<file path="flow/design.v">
module counter_1000(clk,rst,clkout,statechange);
input clk,rst;
output clkout;
output [1:0] statechange;
reg clkout;
reg [9:0] flag1;
reg [1:0] statechange;
always @(posedge clk) 
begin   
    if(rst)
        begin
            flag1<=0;
            clkout<=1'b1;
        end
	else if(flag1<500) 
		begin
			flag1<=flag1+1;
			clkout<=1'b1;
		end 
	else if(flag1<1000)
		begin
			flag1<=flag1+1;
			clkout<=1'b0;
        end
    else if(flag1==1000)
        begin
            flag1<=0;
            clkout<=1'b1;
		end
end
always @(posedge clk)
begin 
    if(rst)
        statechange <= 0;
    else if(flag1==1000)
    begin
        if(statechange<3)
            statechange <= statechange + 1;
        else
            statechange <= 0;
    end
end
endmodule
module TrigSignal(clk_1m,rst,trig);
input clk_1m,rst;
output trig;
reg trig;
reg [16:0]flag1;
always @(posedge clk_1m) 
begin   
    if(rst)
        begin
            flag1<=0;
            trig<=1'b0;
        end
	else if(flag1<15) 
		begin
			flag1<=flag1+1;
			trig<=1'b1;
		end 
	else if(flag1<100000)
		begin
			flag1<=flag1+1;
			trig<=1'b0;
        end
    else if(flag1==100000)
        begin
            flag1<=0;
            trig<=1'b0;
		end
end
endmodule 
module PosCounter(clk_1m,rst,echo,dis_count);
input clk_1m,rst,echo;
output [19:0] dis_count;
reg [19:0] dis_count;
reg [19:0] count;
reg [19:0] countfinal;
always@(posedge clk_1m)
begin 
    if(rst)
    begin
        dis_count <= 0;
        count <= 0;
        countfinal <= 0;
    end
    else if(echo == 1'b1)
    begin
        count <= count+1;
        countfinal <= count;
    end
    else 
    begin
        dis_count <= countfinal *120 >> 6;
        count <= 0;
    end
end 
endmodule  
module Showdigit(in,LED_activating_counter,out1,out2);
input [19:0] in;
input [1:0] LED_activating_counter;
output reg [6:0] out1;
output reg [3:0] out2;
reg [3:0] outnumber;
always @(*)
begin
    case(LED_activating_counter)
    2'b00: 
    begin
        out2 = 4'b0111; 
        outnumber = (in / 10000)%10; 
    end
    2'b01: 
    begin
        out2 = 4'b1011; 
        outnumber = (in / 1000)%10; 
    end
    2'b10: 
    begin
        out2 = 4'b1101; 
        outnumber = ((in / 100)%10); 
    end
    2'b11: 
    begin
        out2 = 4'b1110; 
        outnumber = ((in / 10)%10); 
    end
    default: begin out2 = 4'b1111; outnumber = 4'b0000; end
    endcase
end
always@(*)
begin
    case(outnumber)
    4'b0000: out1 = 7'b0000001;  
    4'b0001: out1 = 7'b1001111;  
    4'b0010: out1 = 7'b0010010;  
    4'b0011: out1 = 7'b0000110;  
    4'b0100: out1 = 7'b1001100;  
    4'b0101: out1 = 7'b0100100;  
    4'b0110: out1 = 7'b0100000;  
    4'b0111: out1 = 7'b0001111;  
    4'b1000: out1 = 7'b0000000;  
    4'b1001: out1 = 7'b0000100;  
    default: out1 = 7'b0000001;  
    endcase
end
endmodule  
module Top(clk, rst, Trig, Echo, distance, sel);
input clk, rst, Echo;
output Trig;
output [6:0] distance;
output [3:0] sel;
wire [19:0] dis;
wire [1:0] state;
wire clk_1k;
counter_1000 u3(.clk(clk), .rst(rst), .clkout(clk_1k), .statechange(state));
TrigSignal u1(.clk_1m(clk), .rst(rst), .trig(Trig));
PosCounter u2(.clk_1m(clk), .rst(rst), .echo(Echo), .dis_count(dis));
Showdigit u4(.in(dis),.LED_activating_counter(state),.out1(distance[6:0]),.out2(sel[3:0]));
endmodule  
</file>
<file path="flow/run.sh">
#!/bin/bash
# the make line also repeats each setting of config.mk as NAME=value (left out here)
make -C /OpenROAD-flow-scripts/flow DESIGN_CONFIG=/design/flow/config.mk WORK_HOME=/design/flow/orfs CLKGATE_MAP_FILE= finish
</file>
<file path="flow/config.mk">
export PLATFORM = sky130hd
export DESIGN_NAME = Top
export DESIGN_NICKNAME = Top
export VERILOG_FILES = /design/flow/design.v
export SDC_FILE = /design/flow/constraint.sdc
export NUM_CORES = 4
export LEC_CHECK = 0
export CAP_MARGIN = 0
export CORE_MARGIN = 2
export CORE_UTILIZATION = 72
export CTS_CLUSTER_DIAMETER = 41
export HOLD_SLACK_MARGIN = -0.1
export PLACE_DENSITY = 0.35
export SLEW_MARGIN = 20
export TNS_END_PERCENT = 40
</file>
<file path="flow/constraint.sdc">
create_clock -name core_clock -period 684.0 [get_ports {clk}]
set_input_delay 136.8000 -clock core_clock [delete_from_list [all_inputs] [get_ports {clk}]]
set_output_delay 136.8000 -clock core_clock [all_outputs]
set_load 0.01 [all_outputs]
</file>
==> reports/qor.txt, run 1 <==
CP bufs+invs - 24
1st-iter DRT viols - 3006
Largest logic family - AND-OR/OR-AND gates
worst flop-to-flop path endpoint - u2.dis_count[18]$_SDFFE_PP0N_
DRC Markers - 0
cell depth of the worst setup path - 378
vias post-DR - 31400
Post-CTS Setup Repair Bufs - 0
row count - 72
WL final - 82.6 mm
crit path time final - 230360 ps
GP Congestion - 0.964
worst path required time - 547200 ps
Synthesized registers - 90
core area - 38500 um^2
biggest area cells - ha_1 13%, nor2_1 6.6%, dfxtp_1 6.5%, a21oi_1 5.1%, o21a_1 4.6%
Latency at later pin - 350 ps
routed len/inst - 18.6 um
f_max - 4.34 MHz
MI comb area - 25000 um^2
register area - 1800 um^2
FP Util - 72.5%
Post-Syn Area - 27900 um^2
top cells by count, synth - 491 x nor2_1, 324 x nand2_1, 295 x ha_1, 283 x a21oi_1, 234 x nor3_1
Worst Hold End - u3.flag1[9]$_SDFFE_PP0P_
chip area - 40300 um^2
IO Count - 15
Least-Margin Pin Slew - 1100 ps
worst hold path cell count - 2
vias per cell - 7.09
Crit. End Element - primary output
final hold violation count - 0
top fanout value on the critical path - 42
Area Growth Syn to Fin - 2.72%
worst hold path startpoint - u3.flag1[9]$_SDFFE_PP0P_
maximum number of pins on one net before global-route repair - 68
htree depth - 3
setup tns final - 0 ps
Yosys Chip Area - 27900 um^2
Worst slew margin - 26.1%
Synth Seq Share - 6.46%
Adders+Majority by Area - 16.1%
GRT Resource Usage Total - 38.8%
Setup Viol. Count Final - 0
initial antenna violation count - 0
crit path DAT - 93560 ps
clk root buf - clkbuf_16
clock buffer depth - 2
CTS clock-pin slew for the worst setup and hold paths - 60 ps
skew final - 9.41 ps
end of the critical path - distance[2]
crit-path max cell delay - 890 ps
yosys cell count - 3991
XOR-XNOR Cells, Area Fraction - 6.88%
diode count - 0
Final WS setup - 453650 ps
EDFF count, synth - 0
fillers - 3179
dpl hpwl - 62.8 mm
RR Startpoint - u2.countfinal[2]$_SDFFE_PP0P_
most frequent cell after synthesis - nor2_1
Syn Inst Count - 3991
Die Y - 201 um
maxcap violations - 0
syn avg cell area - 6.99 um^2
clk sink count - 90
number of port buffers - 14
Setup crit start kind - flop
Most common cell on crit path - o21a_1
Yosys cell types - 128
Num CTS Buffers - 9
critical path class - flop to primary output
first-pass GRT wire length - 137 mm
share of synthesized registers carrying an async set or reset - 0%
Layout Nets - 4241
cell family with most CP delay - AND-OR/OR-AND gates
drt pass-1 iters - 8
count of tool warnings - 44
Resized cells post-CTS - 0
die x size - 201 um
flop2flop setup slack - 678060 ps
Register-to-Register Path Depth - 27
Largest type area fraction - 13.2%
pre-CTS WS - 456790 ps
cts hold-fix bufs - 0
post-synthesis mux area share - 4.25%
status - timing/DRC/antenna clean
global route overflow - 0
DRT antenna net count - 0
Yosys warnings - 4
ys flop type - dfxtp_1
largest area contributor in the netlist - ha_1
Basic Gates by Area - 28.5%
final period utilization - 33.7%
Setup crit start - u3.statechange[0]$_SDFFE_PP0P_
TritonCTS clock tree - yes
RSZ-0062 raised after global routing - false
slowest stage cell, crit path - nor2_1
vias in the first global route - 29500
type of the worst min-delay path - flop to flop
aoi share - 33.8%
final max-slew violation count - 0
layer usage:
| metal | GRT usage [%] | routed length [um] |
|---|---|---|
| met1 | 49.1 | 34900 |
| met2 | 67.8 | 39000 |
| met3 | 4.30 | 6240 |
| met4 | 14.2 | 2410 |
| met5 | 0 | 0 |
per-stage QoR:
step                      hold slack, ps  util (%)  area (um^2)  std cells
after CTS                            490      74.5        28600       4429
after detailed placement             475      73.6        28300       4413
after floorplan                      425         -        27900       4002
after global placement               447      73.6        28300       4413
final                                488      74.5        28700       4429
after global routing                 510      74.5        28700       4429
area by class of cell:
type                       count  share of cell area [%]
clock buffer                   9                   0.786
clock inverter                 7                   0.354
inverter                     139                    1.83
multi-input combinational   3627                    87.4
sequential                    90                    6.29
tap                          518                    2.26
timing repair buffer          39                    1.11
==> inputs of run 2 (changes only) <==
ABC_AREA = 1   (was unset)
CAP_MARGIN = 20   (was 0)
CORE_ASPECT_RATIO = 0.51   (was unset)
CORE_UTILIZATION = 40   (was 72)
CTS_CLUSTER_DIAMETER = unset   (was 41)
HOLD_SLACK_MARGIN = unset   (was -0.1)
MIN_ROUTING_LAYER = met2   (was unset)
PLACE_DENSITY = unset   (was 0.35)
SLEW_MARGIN = 15   (was 20)
TNS_END_PERCENT = unset   (was 40)
clock period = 268.0 ns   (was 684.0 ns; I/O delays follow)
==> run 2 against run 1 <==
Final area rose by 16%. Worst hold slack worse by 35 ps. Non-clock buffer count decreased by 8. Die area grew 100%. Critical path type unchanged. Largest cell class unchanged. Final cell count up 40%. Critical endpoint is now distance[4]. Routed wire length grew 25%.
==> reports/qor.txt, run 2 <==
Most common cell on crit path - nand2_1
Final WS setup - 141380 ps
critical path class - flop to primary output
crit path DAT - 73020 ps
Resized cells post-CTS - 0
count of tool warnings - 42
Post-CTS Setup Repair Bufs - 0
fillers - 8380
vias per cell - 7.41
EDFF count, synth - 0
final period utilization - 47.2%
largest area contributor in the netlist - nand2_1
maximum number of pins on one net before global-route repair - 35
hold_ws - 453 ps
Yosys Chip Area - 32000 um^2
final max-slew violation count - 0
worst hold path cell count - 1
skew final - 16.9 ps
vias post-DR - 45800
final hold violation count - 0
first-pass GRT wire length - 166 mm
worst flop-to-flop path endpoint - u2.dis_count[19]$_SDFFE_PP0N_
clk sink count - 90
crit path time final - 126620 ps
GP Congestion - 1.04
Num CTS Buffers - 9
setup tns final - 0 ps
Register-to-Register Path Depth - 36
Basic Gates by Area - 47.4%
Largest logic family - simple AND/OR/NAND/NOR gates
final cell count without fillers - 6184
Worst slew margin - 21.6%
Setup crit start kind - flop
Crit. End Element - primary output
1st-iter DRT viols - 7268
slowest stage cell, crit path - nor2_1
status - timing/DRC/antenna clean
Yosys warnings - 4
placed instance count - 6165
Syn Inst Count - 5161
top cells by count, synth - 1135 x nand2_1, 759 x inv_1, 454 x nor2_1, 392 x nand3_1, 295 x ha_1
CTS clock-pin slew for the worst setup and hold paths - 70 ps
pre-CTS WS - 145050 ps
biggest area cells - nand2_1 13%, ha_1 12%, inv_1 8.9%, nand3_1 6.1%, dfxtp_1 5.6%
initial antenna violation count - 0
worst hold path startpoint - u2.count[0]$_SDFF_PP0_
flop2flop setup slack - 262740 ps
dpl hpwl - 78.0 mm
Synth Seq Share - 5.63%
vias in the first global route - 49100
GRT Resource Usage Total - 38.6%
IO Count - 15
type of the worst min-delay path - flop to flop
top fanout value on the critical path - 31
chip area - 82400 um^2
CP bufs+invs - 65
cts hold-fix bufs - 0
Largest type area fraction - 13.3%
worst path required time - 214400 ps
Area Growth Syn to Fin - 3.73%
Core Util, Final - 42.3%
Latency at later pin - 390 ps
DRT antenna net count - 0
htree depth - 3
global route overflow - 0
TritonCTS clock tree - yes
Worst Hold End - u2.count[0]$_SDFF_PP0_
end of the critical path - distance[4]
Layout Nets - 5463
die x size - 400 um
crit-path max cell delay - 840 ps
aoi share - 13.2%
syn avg cell area - 6.20 um^2
number of port buffers - 14
maxcap violations - 0
FP Util - 40.7%
post-synthesis mux area share - 0.0352%
clock buffer depth - 2
Synthesized registers - 90
Post-Syn Area - 32000 um^2
Adders+Majority by Area - 13.8%
f_max - 7.90 MHz
Setup Viol. Count Final - 0
row count - 73
cell depth of the worst setup path - 445
RSZ-0062 raised after global routing - false
yosys cell count - 5161
DRC Markers - 0
routed len/inst - 16.7 um
core area - 78600 um^2
Least-Margin Pin Slew - 1160 ps
RR Startpoint - u2.countfinal[2]$_SDFFE_PP0P_
share of synthesized registers carrying an async set or reset - 0%
most frequent cell after synthesis - nand2_1
cell family with most CP delay - simple AND/OR/NAND/NOR gates
Yosys cell types - 93
XOR-XNOR Cells, Area Fraction - 7.23%
WL final - 103 mm
Die Y - 206 um
Setup crit start - u3.statechange[0]$_SDFFE_PP0P_
ys flop type - dfxtp_1
clk root buf - clkbuf_16
drt pass-1 iters - 15
==> run 2: layer usage <==
layer  up-vias  share of wire [%]  track usage, %
li1      16500                  -               -
met1     16600                  0               -
met2     11600                 42            36.7
met3      1082                 50            62.7
met4        57                6.8            5.40
met5         -                1.1            22.5
==> run 2: through the flow <==
stage	instance area, um^2
CTS	33200
finish	33200
global placement	32900
detailed placement	32900
floorplan	32000
global route	33200
==> run 2: cell type report <==
cell class	count	area (um^2)	area share, %
Sequential cell	90	1800	5.43
Inverter	849	3300	9.95
Clock buffer	10	239	0.720
Multi-Input combinational cell	4147	26200	79.0
Tap cell	1050	1310	3.96
Antenna cell	1	2.50	0.00754
Timing Repair Buffer	31	268	0.807
Clock inverter	6	53.8	0.162
==> inputs of run 3 (changes only) <==
CORE_ASPECT_RATIO = 1.74   (was 0.51)
CORE_MARGIN = 9   (was 2)
CTS_CLUSTER_DIAMETER = 382   (was unset)
CTS_CLUSTER_SIZE = 98   (was unset)
MIN_ROUTING_LAYER = unset   (was met2)
PLACE_DENSITY = 0.36   (was unset)
SLEW_MARGIN = 20   (was 15)
TNS_END_PERCENT = 30   (was unset)
clock period = 1000.0 ns   (was 268.0 ns; I/O delays follow)
==> run 3 against run 2 <==
Still clean on timing, DRC and antenna. Global-route usage fell by 18 points. Clock skew rose by 3.7 ps. Final cell count fell by 0.31%. Worst setup slack improved by 590000 ps. Flip-flop count did not move. Critical path depth fell by 3. First-iteration DRC count fell by 86%. Critical path type unchanged. Largest cell class unchanged.
==> reports/qor.txt, run 3 <==
status - timing/DRC/antenna clean
initial antenna violation count - 0
Largest type area fraction - 13.3%
Syn Inst Count - 5161
Most common cell on crit path - nand2_1
top cells by count, synth - 1135 x nand2_1, 759 x inv_1, 454 x nor2_1, 392 x nand3_1, 295 x ha_1
setup tns final - 0 ps
Least-Margin Pin Slew - 896 ps
Crit. End Element - primary output
end of the critical path - distance[6]
crit path time final - 268880 ps
Post-CTS Setup Repair Bufs - 0
vias post-DR - 31300
global route overflow - 0
Setup Viol. Count Final - 0
top fanout value on the critical path - 35
WL final - 95.8 mm
TritonCTS clock tree - yes
final hold violation count - 0
FP Util - 40.4%
Register-to-Register Path Depth - 36
clk root buf - clkbuf_16
number of port buffers - 14
Num CTS Buffers - 9
row count - 136
Basic Gates by Area - 47.4%
die x size - 232 um
critical path class - flop to primary output
type of the worst min-delay path - flop to flop
biggest area cells - nand2_1 13%, ha_1 12%, inv_1 8.9%, nand3_1 6.1%, dfxtp_1 5.6%
slowest stage cell, crit path - nor2_1
crit-path max cell delay - 700 ps
GRT Resource Usage Total - 20.7%
crit path DAT - 68880 ps
cell family with most CP delay - simple AND/OR/NAND/NOR gates
Yosys Chip Area - 32000 um^2
chip area - 90900 um^2
Area Growth Syn to Fin - 3.67%
clock buffer depth - 2
maxcap violations - 0
Yosys cell types - 93
Worst slew margin - 40.0%
count of tool warnings - 44
skew final - 20.6 ps
Die Y - 391 um
RSZ-0062 raised after global routing - false
Yosys warnings - 4
ys flop type - dfxtp_1
Synthesized registers - 90
diode count - 0
vias per cell - 5.07
maximum number of pins on one net before global-route repair - 44
GP Congestion - 0.878
Worst Hold End - u2.count[0]$_SDFF_PP0_
htree depth - 3
worst flop-to-flop path endpoint - u2.dis_count[19]$_SDFFE_PP0N_
Post-Syn Area - 32000 um^2
largest area contributor in the netlist - nand2_1
vias in the first global route - 31300
Largest logic family - simple AND/OR/NAND/NOR gates
fillers - 8900
final period utilization - 26.9%
core area - 79100 um^2
Setup crit start kind - flop
worst hold path startpoint - u2.count[0]$_SDFF_PP0_
worst path required time - 800000 ps
dpl hpwl - 82.2 mm
f_max - 3.72 MHz
cts hold-fix bufs - 0
final max-slew violation count - 0
Synth Seq Share - 5.63%
share of synthesized registers carrying an async set or reset - 0%
drt pass-1 iters - 7
cell depth of the worst setup path - 442
worst hold path cell count - 1
first-pass GRT wire length - 155 mm
Adders+Majority by Area - 13.8%
routed len/inst - 15.5 um
CTS clock-pin slew for the worst setup and hold paths - 90 ps
syn avg cell area - 6.20 um^2
XOR-XNOR Cells, Area Fraction - 7.23%
1st-iter DRT viols - 1010
Core Util, Final - 41.9%
CP bufs+invs - 64
clk sink count - 90
Resized cells post-CTS - 0
DRC Markers - 0
RR Startpoint - u2.countfinal[1]$_SDFFE_PP0P_
Layout Nets - 5460
Setup crit start - u3.statechange[0]$_SDFFE_PP0P_
flop2flop setup slack - 994980 ps
most frequent cell after synthesis - nand2_1
DRT antenna net count - 0
aoi share - 13.2%
post-synthesis mux area share - 0.0352%
Latency at later pin - 380 ps
yosys cell count - 5161
IO Count - 15
EDFF count, synth - 0
-- run 3: layout make-up --
cell class | count | area, um^2 | share of cell area [%]
repair buffers | 28 | 245 | 0.739
inverters | 849 | 3310 | 9.96
multi-input cells | 4147 | 26200 | 79.1
clock buffers | 10 | 239 | 0.720
flip-flops and latches | 90 | 1800 | 5.43
clock inverters | 6 | 58.8 | 0.177
well taps | 1035 | 1290 | 3.90
-- run 3: through the flow --
stage          std cells  hold WS [ps]  worst slack (ps)  cell area [um^2]
2_1_floorplan       5172           417            737860             32000
3_3_place_gp        6149           435            732830             32900
4_1_cts             6165           450            730590             33200
5_1_grt             6165           476            722520             33200
3_5_place_dp        6149           435            731110             32900
6_report            6165           445            731120             33200
-- run 3: layer usage --
layer	track usage, %	vias up	wire, um
li1	-	16600	-
met1	20.8	14200	36300
met2	43.7	325	55500
met3	1.09	144	1160
met4	6.28	0	2890
met5	0	-	0
==> inputs of run 4 (changes only) <==
ABC_AREA = 0   (was 1)
CAP_MARGIN = 5   (was 20)
CELL_PAD_IN_SITES_DETAIL_PLACEMENT = 1   (was unset)
CELL_PAD_IN_SITES_GLOBAL_PLACEMENT = 2   (was unset)
CORE_ASPECT_RATIO = 0.71   (was 1.74)
CORE_MARGIN = 5   (was 9)
CORE_UTILIZATION = 59   (was 40)
CTS_CLUSTER_DIAMETER = 150   (was 382)
CTS_CLUSTER_SIZE = unset   (was 98)
GPL_ROUTABILITY_DRIVEN = 1   (was unset)
GPL_TIMING_DRIVEN = 0   (was unset)
MAX_ROUTING_LAYER = met4   (was unset)
PLACE_DENSITY = unset   (was 0.36)
SETUP_SLACK_MARGIN = 5.0   (was unset)
TNS_END_PERCENT = 55   (was 30)
clock period = 255.0 ns   (was 1000.0 ns; I/O delays follow)
==> run 4 against run 3 <==
The run now fails in global placement without I/O (3_1_place_gp_skip_io). Synthesized area decreased by 13%. Die area decreased by 43%. Synthesized cell count decreased by 23%.
==> reports/qor.txt, run 4 <==
Adders+Majority by Area - 16.1%
post-synthesis mux area share - 4.25%
Largest type area fraction - 13.2%
aoi share - 33.8%
biggest area cells - ha_1 13%, nor2_1 6.6%, dfxtp_1 6.5%, a21oi_1 5.1%, o21a_1 4.6%
ys flop type - dfxtp_1
chip area - 51800 um^2
top cells by count, synth - 491 x nor2_1, 324 x nand2_1, 295 x ha_1, 283 x a21oi_1, 234 x nor3_1
Syn Inst Count - 3991
Die Y - 193 um
yosys cell count - 3991
syn avg cell area - 6.99 um^2
Error Message - [ERROR GPL-0301] Utilization 112.621 % exceeds 100%.
largest area contributor in the netlist - ha_1
Largest logic family - AND-OR/OR-AND gates
most frequent cell after synthesis - nor2_1
die x size - 268 um
Yosys warnings - 4
share of synthesized registers carrying an async set or reset - 0%
Synthesized registers - 90
Synth Seq Share - 6.46%
Failed at - global placement without I/O (3_1_place_gp_skip_io)
Yosys cell types - 128
core area - 46900 um^2
FP Util - 59.4%
XOR-XNOR Cells, Area Fraction - 6.88%
status - aborted with a tool error
Yosys Chip Area - 27900 um^2
EDFF count, synth - 0
Basic Gates by Area - 28.5%
row count - 67
Post-Syn Area - 27900 um^2
==> inputs of run 5 (changes only) <==
ABC_AREA = 1   (was 0)
CAP_MARGIN = 20   (was 5)
CELL_PAD_IN_SITES_DETAIL_PLACEMENT = unset   (was 1)
CELL_PAD_IN_SITES_GLOBAL_PLACEMENT = unset   (was 2)
CORE_ASPECT_RATIO = unset   (was 0.71)
CORE_MARGIN = 2   (was 5)
CORE_UTILIZATION = 40   (was 59)
CTS_CLUSTER_DIAMETER = unset   (was 150)
GPL_ROUTABILITY_DRIVEN = unset   (was 1)
GPL_TIMING_DRIVEN = unset   (was 0)
MAX_ROUTING_LAYER = unset   (was met4)
SETUP_SLACK_MARGIN = unset   (was 5.0)
SLEW_MARGIN = 15   (was 20)
TNS_END_PERCENT = unset   (was 55)
clock period = 1000.0 ns   (was 255.0 ns; I/O delays follow)
==> run 5 against run 4 <==
The run now finishes clean. Die area is 59% higher. Synthesized cell count is 29% higher. Synthesized area is 15% higher.
==> reports/qor.txt, run 5 <==
Resized cells post-CTS - 0
Adders+Majority by Area - 13.8%
syn avg cell area - 6.20 um^2
worst hold path cell count - 1
setup tns final - 0 ps
number of port buffers - 14
cts hold-fix bufs - 0
FP Util - 40.4%
EDFF count, synth - 0
Setup Viol. Count Final - 0
row count - 103
Least-Margin Pin Slew - 995 ps
GRT Resource Usage Total - 19.4%
Syn Inst Count - 5161
IO Count - 15
vias post-DR - 30800
clk sink count - 90
TritonCTS clock tree - yes
1st-iter DRT viols - 1589
global route overflow - 0
Basic Gates by Area - 47.4%
worst path required time - 800000 ps
Setup crit start - u3.statechange[0]$_SDFFE_PP0P_
Yosys Chip Area - 32000 um^2
DRC Markers - 0
Area Growth Syn to Fin - 3.71%
crit-path max cell delay - 850 ps
GP Congestion - 0.916
Largest logic family - simple AND/OR/NAND/NOR gates
clk root buf - clkbuf_16
final period utilization - 26.8%
die x size - 287 um
Post-Syn Area - 32000 um^2
RSZ-0062 raised after global routing - false
biggest area cells - nand2_1 13%, ha_1 12%, inv_1 8.9%, nand3_1 6.1%, dfxtp_1 5.6%
crit path time final - 268180 ps
top fanout value on the critical path - 36
maxcap violations - 0
chip area - 82300 um^2
Die Y - 287 um
cell depth of the worst setup path - 451
Largest type area fraction - 13.3%
f_max - 3.73 MHz
worst flop-to-flop path endpoint - u2.dis_count[19]$_SDFFE_PP0N_
Layout Nets - 5462
post-synthesis mux area share - 0.0352%
fillers - 8669
RR Startpoint - u2.countfinal[2]$_SDFFE_PP0P_
htree depth - 3
CTS clock-pin slew for the worst setup and hold paths - 60 ps
count of tool warnings - 42
diode count - 0
aoi share - 13.2%
routed len/inst - 12.9 um
Synth Seq Share - 5.63%
Register-to-Register Path Depth - 36
WL final - 80.0 mm
Worst slew margin - 33.7%
status - timing/DRC/antenna clean
skew final - 14.6 ps
Crit. End Element - primary output
CP bufs+invs - 64
core area - 79100 um^2
final hold violation count - 0
vias in the first global route - 28700
top cells by count, synth - 1135 x nand2_1, 759 x inv_1, 454 x nor2_1, 392 x nand3_1, 295 x ha_1
XOR-XNOR Cells, Area Fraction - 7.23%
worst hold path startpoint - u2.count[0]$_SDFF_PP0_
maximum number of pins on one net before global-route repair - 52
Latency at later pin - 350 ps
final max-slew violation count - 0
Num CTS Buffers - 9
first-pass GRT wire length - 138 mm
Post-CTS Setup Repair Bufs - 0
Synthesized registers - 90
Most common cell on crit path - nand2_1
largest area contributor in the netlist - nand2_1
vias per cell - 4.99
DRT antenna net count - 0
Yosys cell types - 93
drt pass-1 iters - 6
most frequent cell after synthesis - nand2_1
clock buffer depth - 2
end of the critical path - distance[6]
cell family with most CP delay - simple AND/OR/NAND/NOR gates
dpl hpwl - 67.1 mm
slowest stage cell, crit path - ha_2
ys flop type - dfxtp_1
yosys cell count - 5161
Yosys warnings - 4
critical path class - flop to primary output
Setup crit start kind - flop
flop2flop setup slack - 995070 ps
type of the worst min-delay path - flop to flop
initial antenna violation count - 0
share of synthesized registers carrying an async set or reset - 0%
crit path DAT - 68180 ps
Worst Hold End - u2.count[0]$_SDFF_PP0_
## run 5: layout make-up
cell class | instances | area [um^2] | share of cell area, %
clock buffers | 11 | 233 | 0.701
clock inverters | 5 | 61.3 | 0.185
inverters | 849 | 3300 | 9.96
multi-input cells | 4147 | 26200 | 79.0
flip-flops and latches | 90 | 1800 | 5.43
well taps | 1050 | 1310 | 3.96
repair buffers | 30 | 260 | 0.784
## run 5: layer usage
layer	GRT usage [%]	wire length, um	vias up
li1	-	-	16600
met1	28.0	41100	13800
met2	32.8	36300	377
met3	0.500	1680	57
met4	2.54	890	0
met5	0	0	-
## run 5: through the flow
| stage | hold WS, ps | worst slack, ps | cells | area, um^2 | utilization, % |
|---|---|---|---|---|---|
| final | 445 | 731820 | 6182 | 33200 | 41.9 |
| after global routing | 485 | 723250 | 6182 | 33200 | 41.9 |
| after CTS | 451 | 731800 | 6182 | 33200 | 41.9 |
| after detailed placement | 437 | 732270 | 6166 | 32900 | 41.6 |
| after global placement | 429 | 734540 | 6166 | 32900 | 41.6 |
| after floorplan | 417 | 737860 | 5172 | 32000 | - |
==> inputs of run 6 (changes only) <==
CAP_MARGIN = 0   (was 20)
CORE_UTILIZATION = 72   (was 40)
CTS_CLUSTER_DIAMETER = 380   (was unset)
CTS_CLUSTER_SIZE = 13   (was unset)
PLACE_DENSITY_LB_ADDON = 0.24   (was unset)
SLEW_MARGIN = 20   (was 15)
clock period = 163.0 ns   (was 1000.0 ns; I/O delays follow)
==> run 6 against run 5 <==
Die area shrank 44%. Core utilization rose by 32 points. Synthesized cell count stayed put. Clock skew shrank 1.5 ps. Routed wire length shrank 4.0%. Clock-buffer cell count down 1. First-iteration DRC count increased by 48%. Global-route usage rose by 13 points. Register-to-register slack got worse by 840000 ps.
==> reports/qor.txt, run 6 <==
Yosys Chip Area - 32000 um^2
CTS clock-pin slew for the worst setup and hold paths - 70 ps
cts hold-fix bufs - 0
Resized cells post-CTS - 0
worst flop-to-flop path endpoint - u2.dis_count[19]$_SDFFE_PP0N_
FP Util - 72.7%
maxcap violations - 0
1st-iter DRT viols - 2356
number of port buffers - 14
clk sink count - 90
count of tool warnings - 42
diode count - 0
core area - 44000 um^2
gr busiest metal - met2
Largest logic family - simple AND/OR/NAND/NOR gates
vias in the first global route - 30000
cell depth of the worst setup path - 443
most frequent cell after synthesis - nand2_1
EDFF count, synth - 0
crit-path max cell delay - 720 ps
Post-Syn Area - 32000 um^2
placed instance count - 5703
f_max - 9.98 MHz
flop2flop setup slack - 158050 ps
crit path time final - 100150 ps
final hold violation count - 0
Worst Hold End - u2.count[0]$_SDFF_PP0_
Synthesized registers - 90
die x size - 215 um
M3 GR Usage - 1.47%
final period utilization - 61.4%
slowest stage cell, crit path - nor2_1
RR Startpoint - u2.countfinal[2]$_SDFFE_PP0P_
first-pass GRT wire length - 133 mm
Layout Nets - 5457
final max-slew violation count - 0
Post-CTS Setup Repair Bufs - 0
type of the worst min-delay path - flop to flop
MI comb area - 26200 um^2
Largest type area fraction - 13.3%
worst hold path startpoint - u2.count[0]$_SDFF_PP0_
GRT Resource Usage Total - 32.8%
post-synthesis mux area share - 0.0352%
vias per cell - 5.61
setup tns final - 0 ps
XOR-XNOR Cells, Area Fraction - 7.23%
routed len/inst - 13.4 um
Crit. End Element - primary output
GP Congestion - 0.959
chip area - 46100 um^2
clk root buf - clkbuf_16
global route overflow - 0
WL final - 76.8 mm
top fanout value on the critical path - 27
yosys cell count - 5161
Setup Viol. Count Final - 0
cell family with most CP delay - simple AND/OR/NAND/NOR gates
Worst slew margin - 38.0%
met2 usage - 58.2%
Die Y - 215 um
largest area contributor in the netlist - nand2_1
Num CTS Buffers - 9
crit path DAT - 67550 ps
critical path class - flop to primary output
Latency at later pin - 350 ps
status - timing/DRC/antenna clean
Adders+Majority by Area - 13.8%
worst hold path cell count - 1
IO Count - 15
hold_ws - 453 ps
CP bufs+invs - 61
Most common cell on crit path - nand2_1
aoi share - 13.2%
row count - 77
DRT antenna net count - 0
syn avg cell area - 6.20 um^2
TritonCTS clock tree - yes
drt pass-1 iters - 7
vias post-DR - 32100
Setup crit start kind - flop
Setup crit start - u3.statechange[0]$_SDFFE_PP0P_
fillers - 3814
maximum number of pins on one net before global-route repair - 53
Least-Margin Pin Slew - 927 ps
htree depth - 3
pre-CTS WS - 63950 ps
Area Growth Syn to Fin - 1.78%
Yosys cell types - 93
Basic Gates by Area - 47.4%
ys flop type - dfxtp_1
clock buffer depth - 2
Syn Inst Count - 5161
share of synthesized registers carrying an async set or reset - 0%
Final WS setup - 62850 ps
worst path required time - 130400 ps
end of the critical path - distance[2]
GR Util met1 - 43.5%
initial antenna violation count - 0
RSZ-0062 raised after global routing - false
top cells by count, synth - 1135 x nand2_1, 759 x inv_1, 454 x nor2_1, 392 x nand3_1, 295 x ha_1
register area - 1800 um^2
biggest area cells - nand2_1 13%, ha_1 12%, inv_1 8.9%, nand3_1 6.1%, dfxtp_1 5.6%
skew final - 13.1 ps
Synth Seq Share - 5.63%
final cell count without fillers - 5719
Yosys warnings - 4
dpl hpwl - 63.1 mm
Register-to-Register Path Depth - 36
DRC Markers - 0
## run 6: final cells by class
type | count | area share [%]
timing repair buffer | 25 | 0.684
inverter | 849 | 10.1
sequential | 90 | 5.53
multi-input combinational | 4147 | 80.5
tap | 592 | 2.27
clock buffer | 10 | 0.734
clock inverter | 6 | 0.150
## run 6: through the flow
step                utilization, %  cell area, um^2
global route                  74.0            32600
global placement              73.3            32300
finish                        74.0            32600
CTS                           74.0            32600
floorplan                        -            32000
detailed placement            73.3            32300
## run 6: metal layers
layer  part of all wire [%]  vias up
met1                     47    14500
met5                      0        -
met4                    2.1        0
met2                     47      822
met3                    4.2      135
li1                       -    16600
==> inputs of run 7 (changes only) <==
ABC_AREA = unset   (was 1)
CAP_MARGIN = 10   (was 0)
CELL_PAD_IN_SITES_DETAIL_PLACEMENT = 0   (was unset)
CELL_PAD_IN_SITES_GLOBAL_PLACEMENT = 3   (was unset)
CORE_ASPECT_RATIO = 0.75   (was unset)
CORE_UTILIZATION = 27   (was 72)
CTS_CLUSTER_DIAMETER = unset   (was 380)
CTS_CLUSTER_SIZE = unset   (was 13)
GPL_TIMING_DRIVEN = 0   (was unset)
HOLD_SLACK_MARGIN = 0.19   (was unset)
MAX_ROUTING_LAYER = met4   (was unset)
PLACE_DENSITY = 0.6   (was unset)
PLACE_DENSITY_LB_ADDON = unset   (was 0.24)
SLEW_MARGIN = 15   (was 20)
TNS_END_PERCENT = 10   (was unset)
clock period = 1000.0 ns   (was 163.0 ns; I/O delays follow)
==> run 7 against run 6 <==
Worst hold slack better by 14 ps. Global-route usage fell by 13 points. Sequential share of layout area up 0.43 points. Worst setup slack improved by 640000 ps. Synthesized area shrank 13%. Flip-flop count unchanged. Critical path type unchanged. Critical endpoint unchanged. Highest routed layer unchanged.
==> reports/qor.txt, run 7 <==
ys flop type - dfxtp_1
DRC Markers - 0
type of the worst min-delay path - flop to flop
Crit. End Element - primary output
hold_ws - 466 ps
WL final - 104 mm
Worst Hold End - u2.count[0]$_SDFF_PP0_
cell depth of the worst setup path - 418
worst hold path startpoint - u2.count[0]$_SDFF_PP0_
EDFF count, synth - 0
Layout Nets - 4366
Area Growth Syn to Fin - 8.38%
top cells by count, synth - 491 x nor2_1, 324 x nand2_1, 295 x ha_1, 283 x a21oi_1, 234 x nor3_1
worst flop-to-flop path endpoint - u2.dis_count[19]$_SDFFE_PP0N_
crit path DAT - 100980 ps
1st-iter DRT viols - 2016
first-pass GRT wire length - 164 mm
Yosys Chip Area - 27900 um^2
share of synthesized registers carrying an async set or reset - 0%
htree depth - 3
RSZ-0062 raised after global routing - false
final max-slew violation count - 0
Post-CTS Setup Repair Bufs - 0
post-synthesis mux area share - 4.25%
Register-to-Register Path Depth - 27
final period utilization - 30.1%
Cell Area, Placed - 29900 um^2
Setup Viol. Count Final - 0
final hold violation count - 0
aoi share - 33.8%
pre-CTS WS - 700200 ps
clk root buf - clkbuf_16
Resized cells post-CTS - 0
yosys cell count - 3991
cts hold-fix bufs - 0
CP bufs+invs - 57
Adders+Majority by Area - 16.1%
dpl hpwl - 85.3 mm
routed len/inst - 19.3 um
global route overflow - 0
initial antenna violation count - 1
placed instance count - 5372
Synth Seq Share - 6.46%
count of tool warnings - 44
Yosys warnings - 4
worst hold path cell count - 1
f_max - 3.32 MHz
cell family with most CP delay - AND-OR/OR-AND gates
chip area - 106000 um^2
GRT Resource Usage Total - 19.6%
largest area contributor in the netlist - ha_1
RR Startpoint - u2.countfinal[2]$_SDFFE_PP0P_
vias per cell - 5.56
crit-path max cell delay - 650 ps
drt pass-1 iters - 5
Worst slew margin - 20.1%
DRT antenna net count - 0
vias in the first global route - 28100
worst path required time - 800000 ps
crit path time final - 300980 ps
fillers - 11300
syn avg cell area - 6.99 um^2
Die Y - 282 um
top fanout value on the critical path - 27
CTS clock-pin slew for the worst setup and hold paths - 70 ps
Latency at later pin - 370 ps
GP Congestion - 0.803
skew final - 12.6 ps
Synthesized registers - 90
biggest area cells - ha_1 13%, nor2_1 6.6%, dfxtp_1 6.5%, a21oi_1 5.1%, o21a_1 4.6%
flop2flop setup slack - 994460 ps
core area - 103000 um^2
register area - 1800 um^2
Layout Cell Area excl Fill - 30200 um^2
Largest type area fraction - 13.2%
Core Util, Final - 29.4%
clk sink count - 90
slowest stage cell, crit path - a311oi_1
Basic Gates by Area - 28.5%
end of the critical path - distance[2]
FP Util - 27.1%
die x size - 375 um
Num CTS Buffers - 9
Least-Margin Pin Slew - 1180 ps
status - timing/DRC/antenna clean
Syn Inst Count - 3991
XOR-XNOR Cells, Area Fraction - 6.88%
clock buffer depth - 2
IO Count - 15
row count - 102
Setup crit start - u3.statechange[0]$_SDFFE_PP0P_
Largest logic family - AND-OR/OR-AND gates
Yosys cell types - 128
final cell count without fillers - 5388
maxcap violations - 0
Setup crit start kind - flop
critical path class - flop to primary output
number of port buffers - 13
MI comb area - 25100 um^2
maximum number of pins on one net before global-route repair - 52
TritonCTS clock tree - yes
vias post-DR - 30000
Final WS setup - 699020 ps
setup tns final - 0 ps
most frequent cell after synthesis - nor2_1
Post-Syn Area - 27900 um^2
Most common cell on crit path - o21a_1
-- run 7: area by class of cell --
class | count | area share (%)
Inverter | 139 | 1.73
Sequential cell | 90 | 5.96
Multi-Input combinational cell | 3627 | 82.9
Buffer | 146 | 2.04
Clock inverter | 6 | 0.244
Clock buffer | 9 | 0.745
Timing Repair Buffer | 18 | 0.811
Antenna cell | 1 | 0.00828
Tap cell | 1352 | 5.60
-- run 7: layer usage --
metal  GRT usage, %  routed length (um)  vias to the layer above
met3           1.09                3110                       31
li1               -                   -                    15200
met4           1.91                 664                        0
met1           31.5               60200                    14200
met2           27.1               39900                      499
met5              -                   0                        -
==> inputs of run 8 (changes only) <==
ABC_AREA = 1   (was unset)
CAP_MARGIN = 35   (was 10)
CELL_PAD_IN_SITES_DETAIL_PLACEMENT = unset   (was 0)
CELL_PAD_IN_SITES_GLOBAL_PLACEMENT = unset   (was 3)
CORE_ASPECT_RATIO = unset   (was 0.75)
CORE_UTILIZATION = 72   (was 27)
CTS_CLUSTER_DIAMETER = 379   (was unset)
CTS_CLUSTER_SIZE = 13   (was unset)
GPL_TIMING_DRIVEN = unset   (was 0)
HOLD_SLACK_MARGIN = unset   (was 0.19)
MAX_ROUTING_LAYER = unset   (was met4)
PLACE_DENSITY = unset   (was 0.6)
PLACE_DENSITY_LB_ADDON = 0.07   (was unset)
SLEW_MARGIN = 20   (was 15)
TNS_END_PERCENT = 5   (was 10)
clock period = 163.0 ns   (was 1000.0 ns; I/O delays follow)
==> run 8 against run 7 <==
Synthesized cell count increased by 29%. Clock skew decreased by 6.1 ps. Die area decreased by 56%. Final cell count increased by 6.2%. Still clean on timing, DRC and antenna. Flip-flop count unchanged. Register-to-register slack got worse by 840000 ps.
==> reports/qor.txt, run 8 <==
EDFF count, synth - 0
final period utilization - 61.6%
Synth Seq Share - 5.63%
crit path time final - 100370 ps
f_max - 9.96 MHz
MI comb area - 26200 um^2
Post-CTS Setup Repair Bufs - 0
GRT Resource Usage Total - 32.3%
cts hold-fix bufs - 0
1st-iter DRT viols - 2205
Least-Margin Pin Slew - 802 ps
die x size - 215 um
CP bufs+invs - 62
FP Util - 72.7%
Yosys warnings - 4
Worst Hold End - u2.count[0]$_SDFF_PP0_
worst path required time - 130400 ps
RR Startpoint - u2.countfinal[2]$_SDFFE_PP0P_
Crit. End Element - primary output
Syn Inst Count - 5161
DRC Markers - 0
worst flop-to-flop path endpoint - u2.dis_count[19]$_SDFFE_PP0N_
initial antenna violation count - 0
Largest logic family - simple AND/OR/NAND/NOR gates
Most common cell on crit path - nand2_1
Basic Gates by Area - 47.4%
Setup crit start - u3.statechange[0]$_SDFFE_PP0P_
aoi share - 13.2%
htree depth - 3
cell depth of the worst setup path - 445
count of tool warnings - 42
crit-path max cell delay - 630 ps
vias per cell - 5.55
Setup crit start kind - flop
type of the worst min-delay path - flop to flop
Core Util, Final - 74.0%
flop2flop setup slack - 157940 ps
Layout Nets - 5460
Area Growth Syn to Fin - 1.82%
maximum number of pins on one net before global-route repair - 51
Register-to-Register Path Depth - 36
fillers - 3920
CTS clock-pin slew for the worst setup and hold paths - 60 ps
clk root buf - clkbuf_16
biggest area cells - nand2_1 13%, ha_1 12%, inv_1 8.9%, nand3_1 6.1%, dfxtp_1 5.6%
share of synthesized registers carrying an async set or reset - 0%
most frequent cell after synthesis - nand2_1
final hold violation count - 0
drt pass-1 iters - 6
DRT antenna net count - 0
clk sink count - 90
IO Count - 15
Resized cells post-CTS - 0
largest area contributor in the netlist - nand2_1
status - timing/DRC/antenna clean
yosys cell count - 5161
placed instance count - 5706
post-synthesis mux area share - 0.0352%
global route overflow - 0
worst hold path cell count - 1
Worst slew margin - 46.4%
crit path DAT - 67770 ps
row count - 77
final max-slew violation count - 0
Yosys cell types - 93
cell family with most CP delay - simple AND/OR/NAND/NOR gates
TritonCTS clock tree - yes
RSZ-0062 raised after global routing - false
first-pass GRT wire length - 131 mm
Post-Syn Area - 32000 um^2
dpl hpwl - 62.7 mm
final cell count without fillers - 5722
vias in the first global route - 29200
core area - 44000 um^2
register area - 1800 um^2
Synthesized registers - 90
XOR-XNOR Cells, Area Fraction - 7.23%
top fanout value on the critical path - 38
routed len/inst - 13.3 um
worst hold path startpoint - u2.count[0]$_SDFF_PP0_
skew final - 6.56 ps
clock buffer depth - 2
Latency at later pin - 340 ps
ys flop type - dfxtp_1
setup tns final - 0 ps
maxcap violations - 0
Num CTS Buffers - 9
Adders+Majority by Area - 13.8%
syn avg cell area - 6.20 um^2
Largest type area fraction - 13.3%
end of the critical path - distance[6]
Die Y - 215 um
critical path class - flop to primary output
diode count - 0
slowest stage cell, crit path - nor2_1
vias post-DR - 31800
number of port buffers - 14
chip area - 46100 um^2
GP Congestion - 0.998
Yosys Chip Area - 32000 um^2
top cells by count, synth - 1135 x nand2_1, 759 x inv_1, 454 x nor2_1, 392 x nand3_1, 295 x ha_1
Setup Viol. Count Final - 0
WL final - 76.2 mm
## run 8: cell type report
class | count | share of cell area [%]
Timing Repair Buffer | 28 | 0.776
Sequential cell | 90 | 5.53
Clock inverter | 3 | 0.0730
Multi-Input combinational cell | 4147 | 80.4
Clock buffer | 13 | 0.768
Inverter | 849 | 10.1
Tap cell | 592 | 2.27
## run 8: metal layers
metal | global-route usage, % | wire length (um)
met1 | 44.0 | 35900
met2 | 56.1 | 35400
met3 | 1.61 | 3460
met4 | 7.13 | 1410
met5 | 0 | 0
## run 8: stage by stage
| step | setup WS, ps | hold slack [ps] | instance area, um^2 |
|---|---|---|---|
| global placement | 66330 | 432 | 32300 |
| global route | 54630 | 475 | 32600 |
| finish | 62630 | 453 | 32600 |
| detailed placement | 63520 | 442 | 32300 |
| floorplan | 68250 | 417 | 32000 |
| CTS | 63060 | 455 | 32600 |
==> inputs of run 9 (changes only) <==
ABC_AREA = unset   (was 1)
CAP_MARGIN = 20   (was 35)
CORE_UTILIZATION = 71   (was 72)
CTS_CLUSTER_DIAMETER = unset   (was 379)
CTS_CLUSTER_SIZE = unset   (was 13)
PLACE_DENSITY = 0.66   (was unset)
PLACE_DENSITY_LB_ADDON = unset   (was 0.07)
TNS_END_PERCENT = unset   (was 5)
clock period = 284.0 ns   (was 163.0 ns; I/O delays follow)
==> run 9 against run 8 <==
Clock-buffer cell count is 3 lower. Largest cell class unchanged. First-iteration DRC count is 25% higher. Still clean. Critical endpoint is now distance[3]. Flip-flop count stayed put. Synthesized area is 13% lower. Via count is 1.7% lower. Highest routed layer unchanged. Routed wire length is 6.5% higher. Die area is 11% lower. Non-clock buffer count is 15 higher. Synthesized cell count is 23% lower.
==> reports/qor.txt, run 9 <==
Register-to-Register Path Depth - 27
Largest type area fraction - 13.2%
f_max - 6.66 MHz
Synth Seq Share - 6.46%
FP Util - 72.0%
setup tns final - 0 ps
cts hold-fix bufs - 0
die x size - 202 um
Setup Viol. Count Final - 0
share of synthesized registers carrying an async set or reset - 0%
core area - 38700 um^2
final period utilization - 52.9%
fillers - 3191
Crit. End Element - primary output
routed len/inst - 18.3 um
drt pass-1 iters - 7
Adders+Majority by Area - 16.1%
Basic Gates by Area - 28.5%
vias post-DR - 31200
aoi share - 33.8%
worst flop-to-flop path endpoint - u2.dis_count[18]$_SDFFE_PP0N_
Syn Inst Count - 3991
Setup crit start - u3.statechange[0]$_SDFFE_PP0P_
htree depth - 3
Post-CTS Setup Repair Bufs - 0
most frequent cell after synthesis - nor2_1
DRC Markers - 0
M3 GR Usage - 3.85%
Resized cells post-CTS - 0
count of tool warnings - 44
final max-slew violation count - 0
largest area contributor in the netlist - ha_1
type of the worst min-delay path - flop to flop
slowest stage cell, crit path - or4_1
GRT Resource Usage Total - 38.2%
row count - 72
vias in the first global route - 29600
TritonCTS clock tree - yes
maximum number of pins on one net before global-route repair - 68
Yosys warnings - 4
Num CTS Buffers - 9
Die Y - 202 um
maxcap violations - 0
number of port buffers - 14
CP bufs+invs - 23
Largest logic family - AND-OR/OR-AND gates
clk root buf - clkbuf_16
Worst Hold End - u3.flag1[9]$_SDFFE_PP0P_
met2 usage - 67.0%
Cell Area, Placed - 28300 um^2
Setup crit start kind - flop
crit path time final - 150200 ps
biggest area cells - ha_1 13%, nor2_1 6.6%, dfxtp_1 6.5%, a21oi_1 5.1%, o21a_1 4.6%
GR Util met1 - 48.1%
Least-Margin Pin Slew - 1060 ps
Layout Cell Area excl Fill - 28700 um^2
gr busiest metal - met2
1st-iter DRT viols - 2751
crit-path max cell delay - 880 ps
Layout Nets - 4245
Area Growth Syn to Fin - 2.72%
XOR-XNOR Cells, Area Fraction - 6.88%
vias per cell - 7.04
clock buffer depth - 2
syn avg cell area - 6.99 um^2
global route overflow - 0
Latency at later pin - 350 ps
WL final - 81.1 mm
Post-Syn Area - 27900 um^2
ys flop type - dfxtp_1
IO Count - 15
DRT antenna net count - 0
initial antenna violation count - 0
first-pass GRT wire length - 136 mm
register area - 1800 um^2
RSZ-0062 raised after global routing - false
EDFF count, synth - 0
chip area - 40900 um^2
flop2flop setup slack - 278430 ps
diode count - 0
clk sink count - 90
post-synthesis mux area share - 4.25%
Synthesized registers - 90
Yosys Chip Area - 27900 um^2
worst hold path startpoint - u3.flag1[9]$_SDFFE_PP0P_
skew final - 7.73 ps
final cell count without fillers - 4433
MI comb area - 25000 um^2
cell depth of the worst setup path - 374
top cells by count, synth - 491 x nor2_1, 324 x nand2_1, 295 x ha_1, 283 x a21oi_1, 234 x nor3_1
cell family with most CP delay - AND-OR/OR-AND gates
Worst slew margin - 29.0%
CTS clock-pin slew for the worst setup and hold paths - 60 ps
RR Startpoint - u2.countfinal[2]$_SDFFE_PP0P_
crit path DAT - 93400 ps
worst path required time - 227200 ps
Most common cell on crit path - o21a_1
Yosys cell types - 128
GP Congestion - 0.982
critical path class - flop to primary output
yosys cell count - 3991
final hold violation count - 0
placed instance count - 4416
worst hold path cell count - 2
dpl hpwl - 62.2 mm
top fanout value on the critical path - 35
end of the critical path - distance[3]
status - timing/DRC/antenna clean
==> run 9: metrics by stage <==
step / hold slack, ps / worst slack, ps / util, %
floorplan: 425 / 146340 / -
global placement: 454 / 140590 / 73.2
detailed placement: 486 / 136420 / 73.2
CTS: 503 / 135610 / 73.9
global route: 533 / 126300 / 74.0
finish: 494 / 133800 / 74.0
==> run 9: area by class of cell <==
class                           count  area share (%)
Tap cell                          518            2.26
Clock buffer                       10           0.799
Sequential cell                    90            6.29
Inverter                          139            1.83
Timing Repair Buffer               43            1.21
Clock inverter                      6           0.249
Multi-Input combinational cell   3627            87.4
==> run 9: layer usage <==
layer / wire, um / share of wire [%]
met1: 34100 / 42
met2: 38500 / 47
met3: 5900 / 7.3
met4: 2670 / 3.3
met5: 0 / 0
==> inputs of run 10 (changes only) <==
CORE_ASPECT_RATIO = 0.5   (was unset)
CORE_UTILIZATION = 40   (was 71)
CTS_CLUSTER_DIAMETER = 400   (was unset)
CTS_CLUSTER_SIZE = 95   (was unset)
PLACE_DENSITY = 0.6   (was 0.66)
TNS_END_PERCENT = 15   (was unset)
clock period = 1000.0 ns   (was 284.0 ns; I/O delays follow)
==> run 10 against run 9 <==
Still clean on timing, DRC and antenna. Final area rose by 1.7%. Non-clock buffer count fell by 4. Die area rose by 76%. Register-to-register slack improved by 720000 ps. Critical path depth rose by 5. Critical endpoint is now distance[2].
==> reports/qor.txt, run 10 <==
vias per cell - 6.10
CTS clock-pin slew for the worst setup and hold paths - 70 ps
CP bufs+invs - 25
worst flop-to-flop path endpoint - u2.dis_count[19]$_SDFFE_PP0N_
htree depth - 3
cell depth of the worst setup path - 379
DRC Markers - 0
Yosys cell types - 128
crit-path max cell delay - 840 ps
Yosys warnings - 4
Synthesized registers - 90
EDFF count, synth - 0
clk sink count - 90
placed instance count - 4838
biggest area cells - ha_1 13%, nor2_1 6.6%, dfxtp_1 6.5%, a21oi_1 5.1%, o21a_1 4.6%
Worst slew margin - 27.2%
Num CTS Buffers - 9
worst hold path cell count - 1
top cells by count, synth - 491 x nor2_1, 324 x nand2_1, 295 x ha_1, 283 x a21oi_1, 234 x nor3_1
GRT Resource Usage Total - 21.4%
FP Util - 40.4%
chip area - 72000 um^2
Post-Syn Area - 27900 um^2
Worst Hold End - u2.count[0]$_SDFF_PP0_
RR Startpoint - u2.countfinal[2]$_SDFFE_PP0P_
Setup crit start kind - flop
number of port buffers - 14
worst hold path startpoint - u2.count[0]$_SDFF_PP0_
maxcap violations - 0
Layout Cell Area excl Fill - 29100 um^2
row count - 68
top fanout value on the critical path - 60
vias post-DR - 29600
crit path time final - 292190 ps
most frequent cell after synthesis - nor2_1
dpl hpwl - 62.8 mm
slowest stage cell, crit path - or4_1
TritonCTS clock tree - yes
count of tool warnings - 42
global route overflow - 0
DRT antenna net count - 0
Largest logic family - AND-OR/OR-AND gates
die x size - 377 um
final hold violation count - 0
ys flop type - dfxtp_1
IO Count - 15
Resized cells post-CTS - 0
Post-CTS Setup Repair Bufs - 0
GP Congestion - 0.898
final max-slew violation count - 0
Layout Nets - 4241
skew final - 12.1 ps
RSZ-0062 raised after global routing - false
Synth Seq Share - 6.46%
fillers - 7142
Yosys Chip Area - 27900 um^2
Basic Gates by Area - 28.5%
crit path DAT - 92190 ps
Syn Inst Count - 3991
Most common cell on crit path - o21a_1
initial antenna violation count - 0
final period utilization - 29.2%
Crit. End Element - primary output
status - timing/DRC/antenna clean
setup tns final - 0 ps
aoi share - 33.8%
Latency at later pin - 360 ps
maximum number of pins on one net before global-route repair - 68
first-pass GRT wire length - 133 mm
Adders+Majority by Area - 16.1%
worst path required time - 800000 ps
XOR-XNOR Cells, Area Fraction - 6.88%
syn avg cell area - 6.99 um^2
share of synthesized registers carrying an async set or reset - 0%
f_max - 3.42 MHz
cts hold-fix bufs - 0
WL final - 80.0 mm
largest area contributor in the netlist - ha_1
yosys cell count - 3991
drt pass-1 iters - 6
Setup Viol. Count Final - 0
core area - 69000 um^2
critical path class - flop to primary output
clock buffer depth - 2
Setup crit start - u3.statechange[0]$_SDFFE_PP0P_
cell family with most CP delay - AND-OR/OR-AND gates
final cell count without fillers - 4855
vias in the first global route - 26700
Least-Margin Pin Slew - 1090 ps
flop2flop setup slack - 994620 ps
end of the critical path - distance[2]
routed len/inst - 16.5 um
type of the worst min-delay path - flop to flop
diode count - 0
1st-iter DRT viols - 2081
Area Growth Syn to Fin - 4.50%
Die Y - 191 um
Largest type area fraction - 13.2%
clk root buf - clkbuf_16
Register-to-Register Path Depth - 27
Cell Area, Placed - 28800 um^2
post-synthesis mux area share - 4.25%
run 10: area by class of cell:
class	count	area (um^2)	share of cell area, %
clock buffer	9	225	0.773
clock inverter	6	70.1	0.240
inverter	139	523	1.79
multi-input combinational	3627	25000	85.9
sequential	90	1800	6.18
tap	945	1180	4.06
timing repair buffer	39	315	1.08
run 10: stage by stage:
stage	setup slack, ps	util [%]	hold WS, ps
final	707810	42.2	478
after global routing	699710	42.2	509
after CTS	708680	42.2	477
after detailed placement	709520	41.8	459
after global placement	712190	41.8	449
after floorplan	719140	-	425
run 10: metal layers:
metal  global-route usage, %  part of all wire (%)  vias up
met1                    30.6                    50    13900
li1                        -                     -    14900
met4                    4.32                   1.6        0
met5                       0                     0        -
met2                    35.4                    44      726
met3                    1.24                   4.0       89
==> inputs of run 11 (changes only) <==
CAP_MARGIN = 10   (was 20)
CELL_PAD_IN_SITES_DETAIL_PLACEMENT = 1   (was unset)
CELL_PAD_IN_SITES_GLOBAL_PLACEMENT = 3   (was unset)
CORE_ASPECT_RATIO = 0.86   (was 0.5)
CORE_UTILIZATION = 61   (was 40)
CTS_CLUSTER_DIAMETER = unset   (was 400)
CTS_CLUSTER_SIZE = unset   (was 95)
MAX_ROUTING_LAYER = met4   (was unset)
SLEW_MARGIN = 15   (was 20)
TNS_END_PERCENT = unset   (was 15)
==> run 11 against run 10 <==
The run now fails in global placement without I/O (3_1_place_gp_skip_io). Die area down 34%. Synthesized cell count is the same. Synthesized area unchanged.
==> reports/qor.txt, run 11 <==
status - aborted with a tool error
Failed at - global placement without I/O (3_1_place_gp_skip_io)
Error Message - [ERROR GPL-0301] Utilization 140.495 % exceeds 100%.
chip area - 47500 um^2
Basic Gates by Area - 28.5%
die x size - 235 um
biggest area cells - ha_1 13%, nor2_1 6.6%, dfxtp_1 6.5%, a21oi_1 5.1%, o21a_1 4.6%
core area - 45000 um^2
Syn Inst Count - 3991
Largest logic family - AND-OR/OR-AND gates
Synthesized registers - 90
XOR-XNOR Cells, Area Fraction - 6.88%
top cells by count, synth - 491 x nor2_1, 324 x nand2_1, 295 x ha_1, 283 x a21oi_1, 234 x nor3_1
Yosys Chip Area - 27900 um^2
share of synthesized registers carrying an async set or reset - 0%
yosys cell count - 3991
largest area contributor in the netlist - ha_1
Adders+Majority by Area - 16.1%
aoi share - 33.8%
row count - 72
Post-Syn Area - 27900 um^2
Die Y - 202 um
ys flop type - dfxtp_1
Yosys warnings - 4
Yosys cell types - 128
syn avg cell area - 6.99 um^2
post-synthesis mux area share - 4.25%
EDFF count, synth - 0
Synth Seq Share - 6.46%
FP Util - 61.9%
Largest type area fraction - 13.2%
most frequent cell after synthesis - nor2_1
==> inputs of run 12 (changes only) <==
ABC_AREA = 1   (was unset)
CELL_PAD_IN_SITES_DETAIL_PLACEMENT = unset   (was 1)
CELL_PAD_IN_SITES_GLOBAL_PLACEMENT = unset   (was 3)
CORE_ASPECT_RATIO = 0.55   (was 0.86)
CORE_MARGIN = 10   (was 2)
CORE_UTILIZATION = 59   (was 61)
GPL_ROUTABILITY_DRIVEN = 0   (was unset)
GPL_TIMING_DRIVEN = 1   (was unset)
MAX_ROUTING_LAYER = met5   (was met4)
PLACE_DENSITY = 0.48   (was 0.6)
SETUP_SLACK_MARGIN = -2.0   (was unset)
SLEW_MARGIN = 20   (was 15)
clock period = 255.0 ns   (was 1000.0 ns; I/O delays follow)
==> run 12 against run 11 <==
Synthesized area up 15%. The run now finishes clean. Synthesized cell count is 29% higher. Die area increased by 36%.
==> reports/qor.txt, run 12 <==
status - timing/DRC/antenna clean
flop2flop setup slack - 249900 ps
Synthesized registers - 90
placed instance count - 5829
crit path time final - 120370 ps
post-synthesis mux area share - 0.0352%
IO Count - 15
GRT Resource Usage Total - 26.0%
worst flop-to-flop path endpoint - u2.dis_count[19]$_SDFFE_PP0N_
cell family with most CP delay - simple AND/OR/NAND/NOR gates
Setup crit start kind - flop
maxcap violations - 0
wire length on met3 - 8.20 mm
Yosys cell types - 93
met2 WL post-DR - 28.7 mm
Worst Hold End - u2.count[0]$_SDFF_PP0_
MI comb area - 26200 um^2
XOR-XNOR Cells, Area Fraction - 7.23%
Final WS setup - 134630 ps
Die Y - 193 um
Largest logic family - simple AND/OR/NAND/NOR gates
drt pass-1 iters - 6
vias post-DR - 31900
Basic Gates by Area - 47.4%
cell depth of the worst setup path - 447
FP Util - 59.5%
critical path class - flop to primary output
diode count - 0
CP bufs+invs - 64
worst path required time - 204000 ps
worst hold path cell count - 1
RR Startpoint - u2.countfinal[2]$_SDFFE_PP0P_
EDFF count, synth - 0
dpl hpwl - 72.1 mm
Yosys warnings - 4
wire length on met1 - 49.0 mm
setup tns final - 0 ps
top cells by count, synth - 1135 x nand2_1, 759 x inv_1, 454 x nor2_1, 392 x nand3_1, 295 x ha_1
DRT antenna net count - 0
worst hold path startpoint - u2.count[0]$_SDFF_PP0_
htree depth - 3
Cell Area, Placed - 32500 um^2
Layout Nets - 5460
Post-Syn Area - 32000 um^2
Area Growth Syn to Fin - 2.29%
fillers - 5307
Most common cell on crit path - nand2_1
Top Metal Used - met4
routed len/inst - 14.7 um
number of port buffers - 14
cts hold-fix bufs - 0
Setup crit start - u3.statechange[0]$_SDFFE_PP0P_
most frequent cell after synthesis - nand2_1
Adders+Majority by Area - 13.8%
pre-CTS WS - 136020 ps
Post-CTS Setup Repair Bufs - 0
Yosys Chip Area - 32000 um^2
type of the worst min-delay path - flop to flop
hold_ws - 445 ps
final cell count without fillers - 5845
clk root buf - clkbuf_16
initial antenna violation count - 0
die x size - 334 um
Worst slew margin - 29.5%
largest area contributor in the netlist - nand2_1
clock buffer depth - 2
final hold violation count - 0
Crit. End Element - primary output
Register-to-Register Path Depth - 36
global route overflow - 0
core area - 53800 um^2
1st-iter DRT viols - 3219
biggest area cells - nand2_1 13%, ha_1 12%, inv_1 8.9%, nand3_1 6.1%, dfxtp_1 5.6%
yosys cell count - 5161
end of the critical path - distance[3]
Largest type area fraction - 13.3%
TritonCTS clock tree - yes
Core Util, Final - 60.9%
Synth Seq Share - 5.63%
clk sink count - 90
f_max - 8.31 MHz
register area - 1800 um^2
crit path DAT - 69370 ps
CTS clock-pin slew for the worst setup and hold paths - 70 ps
final max-slew violation count - 0
row count - 63
final period utilization - 47.2%
top fanout value on the critical path - 36
Least-Margin Pin Slew - 1060 ps
skew final - 9.51 ps
first-pass GRT wire length - 141 mm
Num CTS Buffers - 9
DRC Markers - 0
Latency at later pin - 350 ps
vias per cell - 5.45
slowest stage cell, crit path - nor2_1
count of tool warnings - 44
share of synthesized registers carrying an async set or reset - 0%
syn avg cell area - 6.20 um^2
crit-path max cell delay - 750 ps
WL final - 86.1 mm
RSZ-0062 raised after global routing - false
chip area - 64400 um^2
Syn Inst Count - 5161
maximum number of pins on one net before global-route repair - 41
Setup Viol. Count Final - 0
Resized cells post-CTS - 0
aoi share - 13.2%
Layout Cell Area excl Fill - 32700 um^2
ys flop type - dfxtp_1
vias in the first global route - 27500
run 12: metal layers:
metal	GRT usage [%]	vias up
met5	0	-
met4	1.22	0
met3	5.38	28
met2	32.7	1080
met1	43.9	14100
li1	-	16700
run 12: area by class of cell:
class	count	area share, %
timing repair buffer	28	0.749
tap	715	2.73
clock buffer	9	0.688
sequential	90	5.50
inverter	849	10.1
multi-input combinational	4147	80.1
clock inverter	7	0.138
